Setup of v28:
Design measure_sys, start of the top module:
module measure_sys(
	input            sys_clk,
	input            sys_rst_n,
	input      [7:0] askdemod_data,    
	input      [9:0] fsk_demod,        
	input      [7:0] pskdemod_data,    
	output     [7:0] demod_data,
	output     [7:0] uart_mod_type,
	output    [15:0] uart_demod_fre,
	output     [7:0] uart_mod_depth,
	output reg [7:0] uart_delta_freq
);
	localparam SAMPLE_DIV = 249;   
	localparam WAVE_DIV   = 24;    
	wire [8:0] fskdemod_data_9;
	wire [9:0] fskdemod_data_10;
	wire [7:0] ma;
	wire [7:0] mf;
	wire ask_is_sine_wave;
	wire fsk_is_sine_wave;
	wire [7:0] askdemod_vpp;
	wire [9:0] fskdemod_vpp;
	wire [7:0] pskdemod_vpp;
	wire [7:0] askdemod_dc_offset;
	wire [7:0] ask_papr;
	wire [9:0] fsk_papr;
	wire [7:0] psk_papr;
	wire [15:0] ask_freq_out;
	wire [15:0] fsk_freq_out;
	wire [15:0] psk_freq_out;
	signed_unsigned_converter #(9) signed_unsigned_converter_fsk2(
		.data_in(fsk_demod[8:0]),
		.is_signed(1'b1),
		.data_out(fskdemod_data_9)
	);
  ...
For scale: ~540 flip-flops, about 76 I/O pins, about 0.093 mm^2 of cells after synthesis.
Settings: LEC_CHECK=0, ABC_AREA=1, CAP_MARGIN=0, CELL_PAD_IN_SITES_GLOBAL_PLACEMENT=0, CORE_ASPECT_RATIO=0.71, CORE_MARGIN=2, CORE_UTILIZATION=70, CTS_CLUSTER_SIZE=90, GPL_ROUTABILITY_DRIVEN=1, HOLD_SLACK_MARGIN=0.29, MAX_ROUTING_LAYER=met4, MIN_ROUTING_LAYER=met1, PLACE_DENSITY_LB_ADDON=0.22, SETUP_SLACK_MARGIN=5.0, SLEW_MARGIN=20; clock period 77.3 ns.
run.sh (not shown) runs the stock make flow with config.mk's settings and CLKGATE_MAP_FILE=.
[inputs] v9 vs v28
# v28
export LEC_CHECK = 0
export ABC_AREA = 1
export CAP_MARGIN = 0
export CELL_PAD_IN_SITES_GLOBAL_PLACEMENT = 0
export CORE_ASPECT_RATIO = 0.71
export CORE_MARGIN = 2
export CORE_UTILIZATION = 70
export CTS_CLUSTER_SIZE = 90
export GPL_ROUTABILITY_DRIVEN = 1
export HOLD_SLACK_MARGIN = 0.29
export MAX_ROUTING_LAYER = met4
export MIN_ROUTING_LAYER = met1
export PLACE_DENSITY_LB_ADDON = 0.22
export SETUP_SLACK_MARGIN = 5.0
export SLEW_MARGIN = 20
create_clock -name core_clock -period 77.3 [get_ports {sys_clk}]
# v9
export LEC_CHECK = 0
export ABC_AREA = 1
export CAP_MARGIN = 20
export CORE_MARGIN = 2
export CORE_UTILIZATION = 70
export CTS_CLUSTER_DIAMETER = 227
export PLACE_DENSITY = 0.65
export SLEW_MARGIN = 20
create_clock -name core_clock -period 69.8 [get_ports {sys_clk}]
### Flow results
v9: chip height higher than v28. Diff v28 -> v9: post-synthesis cell count flat, number of buffers created by CTS up about 1.5%, clock network power consumption up 7.8%, final setup slack of the worst path down 7.16 ns, hold slack down 0.023 ns. Fraction of the core area occupied by cells at floorplan essentially unchanged between v9 and v28. Status | v9 and v28 | clean. Arithmetic-cell share of the synthesized area counting full adders, half adders and majority gates across v9 and v28: no real change. v9 ends up with a first-pass GRT wire length that is 13000 um lower than in v28. In terms of insertion delay at the late pin of the worst-skew pair, v9 and v28 differ only marginally.
## Diff of input files: v3 against v9
# v9
export LEC_CHECK = 0
export ABC_AREA = 1
export CAP_MARGIN = 20
export CORE_MARGIN = 2
export CORE_UTILIZATION = 70
export CTS_CLUSTER_DIAMETER = 227
export PLACE_DENSITY = 0.65
export SLEW_MARGIN = 20
create_clock -name core_clock -period 69.8 [get_ports {sys_clk}]
# v3
export LEC_CHECK = 0
export ABC_AREA = 1
export CAP_MARGIN = 40
export CORE_MARGIN = 2
export CORE_UTILIZATION = 72
export CTS_CLUSTER_DIAMETER = 227
export HOLD_SLACK_MARGIN = 0.29
export PLACE_DENSITY = 0.65
export SLEW_MARGIN = 20
create_clock -name core_clock -period 69.8 [get_ports {sys_clk}]
### Flow results
- Result: PASS for each of v9 and v3
- v9 -> v3: largest net degree at the start of global routing increased by more than a quarter
- [compare] base=v9 new=v3: y dimension of the die went down by about 1.4%; area growth from synthesis to layout grew by 0.27 points; residual antenna-violating net count after detailed routing flat.
Edits applied to the flow inputs when going from v3 to v29:
# v3
export LEC_CHECK = 0
export ABC_AREA = 1
export CAP_MARGIN = 40
export CORE_MARGIN = 2
export CORE_UTILIZATION = 72
export CTS_CLUSTER_DIAMETER = 227
export HOLD_SLACK_MARGIN = 0.29
export PLACE_DENSITY = 0.65
export SLEW_MARGIN = 20
create_clock -name core_clock -period 69.8 [get_ports {sys_clk}]
# v29
export LEC_CHECK = 0
export ABC_AREA = 1
export CAP_MARGIN = 20
export CORE_MARGIN = 2
export CORE_UTILIZATION = 72
export SLEW_MARGIN = 20
create_clock -name core_clock -period 36.8 [get_ports {sys_clk}]
Notes after the runs:
- v29 terminated abnormally: global routing reported GRT-0116.
- From v3 to v29 the numbers moved as follows: placement-stage worst setup slack -22.89 ns, total placed cells including tap cells has increased, parity-gate share of the synthesized area counting xor and xnor cells held, I/O pin count essentially unchanged, number of rows created at floorplan closely matched the old numbers.
- In v29, the total placed instance area came out 19% above the value in v3.
- | count of cells resized by post-cts repair | higher: v29 |

## build 8
Starting RTL as in the previous note.
clock: 44.5 ns
lec_check: 0
cap_margin: 0
cell_pad_in_sites_global_placement: 0
core_aspect_ratio: 0.98
core_margin: 2
core_utilization: 56
gpl_routability_driven: 0
max_routing_layer: met4
min_routing_layer: met1
place_density_lb_addon: 0.22
setup_slack_margin: 5.0
slew_margin: 20
Build 8: flow complete, layout not clean; failing: negative setup slack
Inputs modified between build 8 and build 68:
Settings: removing PLACE_DENSITY_LB_ADDON (formerly 0.22); changing CORE_UTILIZATION from 56 to 66; changing the clock period (ns, I/O delays scaled along) from 44.5 to 52.7.
==> comparison <==
Looking at the reports, build 68 completed the entire flow and the layout it produced met the timing, DRC and antenna checks.
Row post-layout total power: build 68 lower / build 8 higher
[compare] base=build 8 new=build 68: number of placement rows lost 11; final design instance area without fill now sits lower; layout overhead on the synthesized area went down 16 points; switching part of the total went down.
diff inputs: build 68 => build 36
Settings: CORE_UTILIZATION now 71, was 66; PLACE_DENSITY_LB_ADDON now 0.22, previously not set; CAP_MARGIN now 30, was 0; the clock period (ns, I/O delays scaled along) now 47.1, was 52.7.
Findings:
Run status, build 36: aborted in global routing (5_1_grt), error ODB-0269. Pre-placement core utilization: build 36 vs build 68 up 5.1 points. Cmp build 36 and build 68 / die height / lower: build 36. Taking build 68 as the reference point, the post-CTS repair timing setup buffer count of build 36 rises by 86. Compared with build 68, build 36 shows area of the chip lower by 0.0099 mm². In terms of number of port buffers, build 36 and build 68 differ only marginally. Comparing count of instances resized after the clock tree is built for build 36 and build 68, the bigger number came from build 68. Comparing build 36 and build 68, count of H-tree levels built during CTS is higher on build 36. Minimum setup slack after placement: build 36 and build 68 compared, lower one is build 36.
diff inputs: build 36 => build 71
Settings: a deleted PLACE_DENSITY_LB_ADDON that had been 0.22; a deleted MAX_ROUTING_LAYER that had been met4; a change of CORE_UTILIZATION from 71 to 72; a change of CAP_MARGIN from 30 to 20; a deleted CORE_ASPECT_RATIO that had been 0.98; a deleted CELL_PAD_IN_SITES_GLOBAL_PLACEMENT that had been 0; a deleted SETUP_SLACK_MARGIN that had been 5.0; a deleted GPL_ROUTABILITY_DRIVEN that had been 0; a deleted MIN_ROUTING_LAYER that had been met1; a change of the clock period (ns, I/O delays scaled along) from 47.1 to 60.3.
Findings:
- Build 71 ran to completion and came out clean on the timing, DRC and antenna checks.
- Sort build 36 and build 71 by post-cts sizing count, descending, and build 36 comes first.
- Cmp build 36 and build 71 / number of buffers added by the clock tree synthesis step / lower: build 36
- Build 71 -> build 36: yosys stat chip area delta 0, exact match
- Y dimension of the die: build 36 and build 71 compared, lower one is build 36
- Diff build 36 -> build 71 | setup slack after placement | increase of 3.13 ns
- Build 36 → build 71: floorplan utilization has increased; number of buffers inserted by post-CTS setup repair has decreased; die footprint has decreased.

measure_sys again, from the RTL that the note above started with.
export LEC_CHECK = 0
export CAP_MARGIN = 20
export CELL_PAD_IN_SITES_GLOBAL_PLACEMENT = 1
export CORE_ASPECT_RATIO = 1.21
export CORE_MARGIN = 2
export CORE_UTILIZATION = 29
export CTS_CLUSTER_SIZE = 30
export GPL_ROUTABILITY_DRIVEN = 0
export GPL_TIMING_DRIVEN = 0
export PLACE_DENSITY_LB_ADDON = 0.02
export SETUP_SLACK_MARGIN = 5.0
export SLEW_MARGIN = 20
create_clock -name core_clock -period 42.2 [get_ports {sys_clk}]
The baseline finished but fails on negative setup slack.
Edit:
==> flow/config.mk (replaced) <==
export PLATFORM = sky130hd
export DESIGN_NAME = measure_sys
export DESIGN_NICKNAME = measure_sys
export VERILOG_FILES = /design/flow/design.v
export SDC_FILE = /design/flow/constraint.sdc
export NUM_CORES = 4
export LEC_CHECK = 0
export ABC_AREA = 1
export CAP_MARGIN = 20
export CORE_MARGIN = 2
export CORE_UTILIZATION = 70
export CTS_CLUSTER_DIAMETER = 216
export SETUP_SLACK_MARGIN = 5.0
export SLEW_MARGIN = 20
==> flow/constraint.sdc (replaced) <==
create_clock -name core_clock -period 48.9 [get_ports {sys_clk}]
set_input_delay 9.7800 -clock core_clock [delete_from_list [all_inputs] [get_ports {sys_clk}]]
set_output_delay 9.7800 -clock core_clock [all_outputs]
set_load 0.01 [all_outputs]
The changed run finished clean.
Final cell count went down by about 9%.
Clock-buffer cell count went down by 27.
Worst setup slack gets better by 14 ns.
Register-to-register slack gets better by 14 ns.
Edit:
--- a/flow/config.mk
+++ b/flow/config.mk
@@ -12,3 +12,3 @@
 export CTS_CLUSTER_DIAMETER = 216
-export SETUP_SLACK_MARGIN = 5.0
 export SLEW_MARGIN = 20
+export TNS_END_PERCENT = 5
==> flow/constraint.sdc (replaced) <==
create_clock -name core_clock -period 35.8 [get_ports {sys_clk}]
set_input_delay 7.1600 -clock core_clock [delete_from_list [all_inputs] [get_ports {sys_clk}]]
set_output_delay 7.1600 -clock core_clock [all_outputs]
set_load 0.01 [all_outputs]
Outcome:
- This time the run ended with an error in global routing (5_1_grt) on GRT-0116
- synthesized cell count is unchanged
- die area stays the same
- synthesized area does not change
Edit:
--- a/flow/config.mk
+++ b/flow/config.mk
@@ -7,8 +7,5 @@
 export LEC_CHECK = 0
-export ABC_AREA = 1
 export CAP_MARGIN = 20
 export CORE_MARGIN = 2
-export CORE_UTILIZATION = 70
-export CTS_CLUSTER_DIAMETER = 216
+export CORE_UTILIZATION = 32
 export SLEW_MARGIN = 20
-export TNS_END_PERCENT = 5
==> flow/constraint.sdc (replaced) <==
create_clock -name core_clock -period 62.4 [get_ports {sys_clk}]
set_input_delay 12.4800 -clock core_clock [delete_from_list [all_inputs] [get_ports {sys_clk}]]
set_output_delay 12.4800 -clock core_clock [all_outputs]
set_load 0.01 [all_outputs]
Effect: Now the flow completed without violations. Synthesized area shrinks slightly. Die area went up by well over a third. Synthesized cell count is lower by about a fifth.

measure_sys again, from the RTL that the note above started with.
clock: 100.0 ns
lec_check: 0
abc_area: 0
cap_margin: 25
cell_pad_in_sites_detail_placement: 1
cell_pad_in_sites_global_placement: 1
core_aspect_ratio: 1.06
core_margin: 5
core_utilization: 16
cts_cluster_size: 75
gpl_routability_driven: 1
max_routing_layer: met4
place_density_lb_addon: 0.27
slew_margin: 10
tns_end_percent: 5
The first run produced a clean layout.
Rerun with:
- ABC_AREA: 0 -> 1
- CAP_MARGIN: 25 -> 20
- CELL_PAD_IN_SITES_DETAIL_PLACEMENT: 1 -> not set
- CELL_PAD_IN_SITES_GLOBAL_PLACEMENT: 1 -> not set
- CORE_ASPECT_RATIO: 1.06 -> not set
- CORE_MARGIN: 5 -> 2
- CORE_UTILIZATION: 16 -> 69
- CTS_CLUSTER_SIZE: 75 -> not set
- GPL_ROUTABILITY_DRIVEN: 1 -> not set
- MAX_ROUTING_LAYER: met4 -> not set
- PLACE_DENSITY_LB_ADDON: 0.27 -> not set
- SLEW_MARGIN: 10 -> 20
- TNS_END_PERCENT: 5 -> not set
- clock period: 100.0 -> 46.9 ns (I/O delays scaled with it)
Result:
- wire length is lower by about a fifth
- area after synthesis is higher slightly
- clock skew is lower by 37 ps
- utilization is higher by 57 points
- worst setup slack loses 36000 ps
- combinational power is higher to 4.5 times its value
- clock-buffer cell count is lower by 20
- total power is higher by well over a third

fjord:
measure_sys again, from the RTL that the note above started with.
clock: 41.4 ns
lec_check: 0
abc_area: 1
cap_margin: 0
cell_pad_in_sites_global_placement: 0
core_aspect_ratio: 0.98
core_margin: 2
core_utilization: 72
gpl_routability_driven: 0
max_routing_layer: met4
min_routing_layer: met1
place_density_lb_addon: 0.04
setup_slack_margin: 5.0
slew_margin: 20
tns_end_percent: 5
Nothing crashed in fjord and all stages finished; the problem is that the final layout failed, the offending checks being max-capacitance violations, max-slew violations, negative setup slack.
Inputs modified between fjord and cedar:
- MAX_ROUTING_LAYER no longer set, was met4
- GPL_ROUTABILITY_DRIVEN no longer set, was 0
- CTS_CLUSTER_DIAMETER now 194, previously not set
- MIN_ROUTING_LAYER no longer set, was met1
- PLACE_DENSITY_LB_ADDON no longer set, was 0.04
- SETUP_SLACK_MARGIN no longer set, was 5.0
- CORE_ASPECT_RATIO no longer set, was 0.98
- TNS_END_PERCENT no longer set, was 5
- CELL_PAD_IN_SITES_GLOBAL_PLACEMENT no longer set, was 0
- the clock period (ns, I/O delays scaled along) now 41.3, was 41.4
Notes after the runs:
- cedar: complete, dirty (negative setup slack)
- ~same clock network area share in fjord and cedar
- Setup slack after placement on cedar is down relative to fjord.
- fjord → cedar: worst-case vdd ir drop grew by 0.00098 mV; wire length of the first global-routing pass shrank by about 0.64%; required time at the worst-slack endpoint shrank by 80 ps; total number of vias held steady.
- [cedar] signed area change from the synthesized netlist to the final layout rose 1.1 points relative to fjord
- In terms of power dissipated in sequential cells, cedar and fjord differ only marginally.
- Pin slew with the least headroom to its limit: cedar lower than fjord
Here is what was changed in the inputs of ember compared with cedar.
- a change of CAP_MARGIN from 0 to 20
- a change of CORE_UTILIZATION from 72 to 40
- a deleted ABC_AREA that had been 1
- a deleted CTS_CLUSTER_DIAMETER that had been 194
- a change of the clock period (ns, I/O delays scaled along) from 41.3 to 62.4
## What came out
The final-layout worst hold slack in ember was higher than what cedar gave. In summary, ember completed successfully, with a layout that passed the timing, DRC and antenna checks. ember: clock share of power is 6.3 points higher than what cedar reported. Re count of antenna diodes in the layout: cedar was higher than ember. The estimated power of ember ends up lower than the estimate for cedar. Changes observed in ember relative to cedar: combinational cell fraction of total power went down 6.1 points; detailed placer's ending HPWL went down 4900 um; finished layout cell area went down about 10%; horizontal die dimension went up 33%. Looking only at adder-cell area share of the yosys netlist, and setting everything else aside, the lower value of ember and cedar goes to cedar.

measure_sys again, from the RTL that the note above started with.
make LEC_CHECK=0 CAP_MARGIN=0 CELL_PAD_IN_SITES_GLOBAL_PLACEMENT=0 CORE_ASPECT_RATIO=0.98 CORE_MARGIN=2 CORE_UTILIZATION=64 GPL_ROUTABILITY_DRIVEN=1 MAX_ROUTING_LAYER=met4 MIN_ROUTING_LAYER=met1 PLACE_DENSITY_LB_ADDON=0.22 SETUP_SLACK_MARGIN=5.0 SLEW_MARGIN=20 finish   # period 77.3 ns
Next try:
==> flow/config.mk (replaced) <==
export PLATFORM = sky130hd
export DESIGN_NAME = measure_sys
export DESIGN_NICKNAME = measure_sys
export VERILOG_FILES = /design/flow/design.v
export SDC_FILE = /design/flow/constraint.sdc
export NUM_CORES = 4
export LEC_CHECK = 0
export CAP_MARGIN = 20
export CORE_MARGIN = 2
export CORE_UTILIZATION = 68
export SLEW_MARGIN = 20
==> flow/constraint.sdc (replaced) <==
create_clock -name core_clock -period 56.8 [get_ports {sys_clk}]
set_input_delay 11.3600 -clock core_clock [delete_from_list [all_inputs] [get_ports {sys_clk}]]
set_output_delay 11.3600 -clock core_clock [all_outputs]
set_load 0.01 [all_outputs]
Effect: The new run completed without violations; critical path depth fell by 10; hold slack loses 39 ps; synthesized cell count does not change.
Next try:
--- a/flow/config.mk
+++ b/flow/config.mk
@@ -10 +10,3 @@
-export CORE_UTILIZATION = 68
+export CORE_UTILIZATION = 40
+export GPL_ROUTABILITY_DRIVEN = 0
+export MAX_ROUTING_LAYER = met4
==> flow/constraint.sdc (replaced) <==
create_clock -name core_clock -period 100.0 [get_ports {sys_clk}]
set_input_delay 20.0000 -clock core_clock [delete_from_list [all_inputs] [get_ports {sys_clk}]]
set_output_delay 20.0000 -clock core_clock [all_outputs]
set_load 0.01 [all_outputs]
The changed run passed the timing, DRC and antenna checks. Global-route usage went down by 14 points. Sequential cell count stays the same. Worst setup slack gets better by 36000 ps. Cell area is about the same. Routed wire length went down slightly. Register-to-register slack gets better by 36000 ps. Via count went down by a few percent. Die area went up by well over a third. Area after synthesis stays the same. Maximum frequency went down by roughly a tenth.
Next try:
--- a/flow/config.mk
+++ b/flow/config.mk
@@ -8 +8,2 @@
-export CAP_MARGIN = 20
+export CAP_MARGIN = 5
+export CELL_PAD_IN_SITES_DETAIL_PLACEMENT = 1
@@ -10,0 +12 @@
+export CTS_CLUSTER_SIZE = 75
After rerunning: The new run passed the timing, DRC and antenna checks; register-to-register slack got worse by 1000 ps; worst setup slack is worse by 1000 ps; global-route usage grows by 3.0 points; synthesized area does not change; design area hardly moves; total power goes up by 1.6%; clock power grows by about 3%; wire length grows by 13%; synthesized cell count does not change.
Power is estimated from default activity; no workload was simulated.
